// measure_sys
module measure_sys(
	input            sys_clk,
	input            sys_rst_n,
	input      [7:0] askdemod_data,    
	input      [9:0] fsk_demod,        
	input      [7:0] pskdemod_data,    
	output     [7:0] demod_data,
	output     [7:0] uart_mod_type,
	output    [15:0] uart_demod_fre,
	output     [7:0] uart_mod_depth,
	output reg [7:0] uart_delta_freq
);
	localparam SAMPLE_DIV = 249;   
	localparam WAVE_DIV   = 24;    
	wire [8:0] fskdemod_data_9;
	wire [9:0] fskdemod_data_10;
	wire [7:0] ma;
	wire [7:0] mf;
	wire ask_is_sine_wave;
	wire fsk_is_sine_wave;
	wire [7:0] askdemod_vpp;
	wire [9:0] fskdemod_vpp;
	wire [7:0] pskdemod_vpp;
	wire [7:0] askdemod_dc_offset;
	wire [7:0] ask_papr;
	wire [9:0] fsk_papr;
	wire [7:0] psk_papr;
	wire [15:0] ask_freq_out;
	wire [15:0] fsk_freq_out;
	wire [15:0] psk_freq_out;
	signed_unsigned_converter #(9) signed_unsigned_converter_fsk2(
		.data_in(fsk_demod[8:0]),
		.is_signed(1'b1),
		.data_out(fskdemod_data_9)
	);
	signed_unsigned_converter #(10) signed_unsigned_converter_fsk3(
		.data_in(fsk_demod),
		.is_signed(1'b1),
		.data_out(fskdemod_data_10)
	);
	wire sample_en;
	clk_divider #(.FRE_DIV(SAMPLE_DIV)) clk_divider_inst(
		.clk(sys_clk),
		.rst_n(sys_rst_n),
		.sample_en(sample_en)
	);
	measure #(.N(8), .WAVE_DIV(WAVE_DIV)) measure_ask(
		.clk(sys_clk),
		.sample_en(sample_en),
		.rst_n(sys_rst_n),
		.signal_in_unsigned(askdemod_data),
		.ma_measure_enable(1'b1),
		.mf_measure_enable(1'b0),
		.is_sine_wave(ask_is_sine_wave),
  ...
export LEC_CHECK = 0
export ABC_AREA = 1
export CAP_MARGIN = 30
export CELL_PAD_IN_SITES_GLOBAL_PLACEMENT = 0
export CORE_ASPECT_RATIO = 0.98
export CORE_MARGIN = 2
export CORE_UTILIZATION = 72
export CTS_CLUSTER_DIAMETER = 346
export GPL_ROUTABILITY_DRIVEN = 0
export MAX_ROUTING_LAYER = met4
export MIN_ROUTING_LAYER = met1
export PLACE_DENSITY_LB_ADDON = 0.04
export SETUP_SLACK_MARGIN = 5.0
export SLEW_MARGIN = 20
export TNS_END_PERCENT = 5
create_clock -name core_clock -period 41.4 [get_ports {sys_clk}]
run.sh (not shown) runs the stock make flow with config.mk's settings and CLKGATE_MAP_FILE=.
The starting point finished with setup timing left.
Edit:
--- a/flow/config.mk
+++ b/flow/config.mk
@@ -8,2 +8 @@
-export ABC_AREA = 1
-export CAP_MARGIN = 30
+export CAP_MARGIN = 0
@@ -13,3 +12,2 @@
-export CORE_UTILIZATION = 72
-export CTS_CLUSTER_DIAMETER = 346
-export GPL_ROUTABILITY_DRIVEN = 0
+export CORE_UTILIZATION = 64
+export GPL_ROUTABILITY_DRIVEN = 1
@@ -18 +16 @@
-export PLACE_DENSITY_LB_ADDON = 0.04
+export PLACE_DENSITY_LB_ADDON = 0.22
@@ -21 +18,0 @@
-export TNS_END_PERCENT = 5
==> flow/constraint.sdc (replaced) <==
create_clock -name core_clock -period 77.3 [get_ports {sys_clk}]
set_input_delay 15.4600 -clock core_clock [delete_from_list [all_inputs] [get_ports {sys_clk}]]
set_output_delay 15.4600 -clock core_clock [all_outputs]
set_load 0.01 [all_outputs]
After rerunning:
- The changed run finished with timing, DRC and antenna clean
- worst hold slack gains 33 ps
- register-to-register slack is better by 20000 ps
- die area rose by about 11%
- sequential share of layout area goes up by 1.6 points
- sequential power fell by 47%
Edit:
--- a/flow/config.mk
+++ b/flow/config.mk
@@ -12,2 +12,2 @@
-export CORE_UTILIZATION = 64
-export GPL_ROUTABILITY_DRIVEN = 1
+export CORE_UTILIZATION = 66
+export GPL_ROUTABILITY_DRIVEN = 0
@@ -16 +15,0 @@
-export PLACE_DENSITY_LB_ADDON = 0.22
==> flow/constraint.sdc (replaced) <==
create_clock -name core_clock -period 52.7 [get_ports {sys_clk}]
set_input_delay 10.5400 -clock core_clock [delete_from_list [all_inputs] [get_ports {sys_clk}]]
set_output_delay 10.5400 -clock core_clock [all_outputs]
set_load 0.01 [all_outputs]
Result: The changed run ran to the end with no violations; area after synthesis is unchanged; combinational power grows by about 43%; final cell count grows by 6.9%; cell area grows by 12%; register-to-register slack degrades by 14000 ps; worst hold slack improves by 10 ps; wire length grows by about 12%.
Edit:
--- a/flow/config.mk
+++ b/flow/config.mk
@@ -7,0 +8 @@
+export ABC_AREA = 1
@@ -12 +13 @@
-export CORE_UTILIZATION = 66
+export CORE_UTILIZATION = 72
@@ -15,0 +17 @@
+export PLACE_DENSITY_LB_ADDON = 0.04
@@ -17,0 +20 @@
+export TNS_END_PERCENT = 5
==> flow/constraint.sdc (replaced) <==
create_clock -name core_clock -period 41.4 [get_ports {sys_clk}]
set_input_delay 8.2800 -clock core_clock [delete_from_list [all_inputs] [get_ports {sys_clk}]]
set_output_delay 8.2800 -clock core_clock [all_outputs]
set_load 0.01 [all_outputs]
Now the flow ran to the end with violations: capacitance limit, slew limit, setup timing.
Design area came out higher slightly.
Power grows by well over a third.
Die size shrinks by a few percent.
Sequential cell count does not change.
Clock-buffer cell count is higher by 17.
Synthesized area grows slightly.
Combinational power is higher to 2.8 times its value.
Cell count grows by roughly a tenth.
Worst setup slack degrades by 4800 ps.
Global-route usage goes up by 4.2 points.
Fmax goes up by about a fifth.
Power figures rest on the tool's default switching activity, not on a simulated workload.
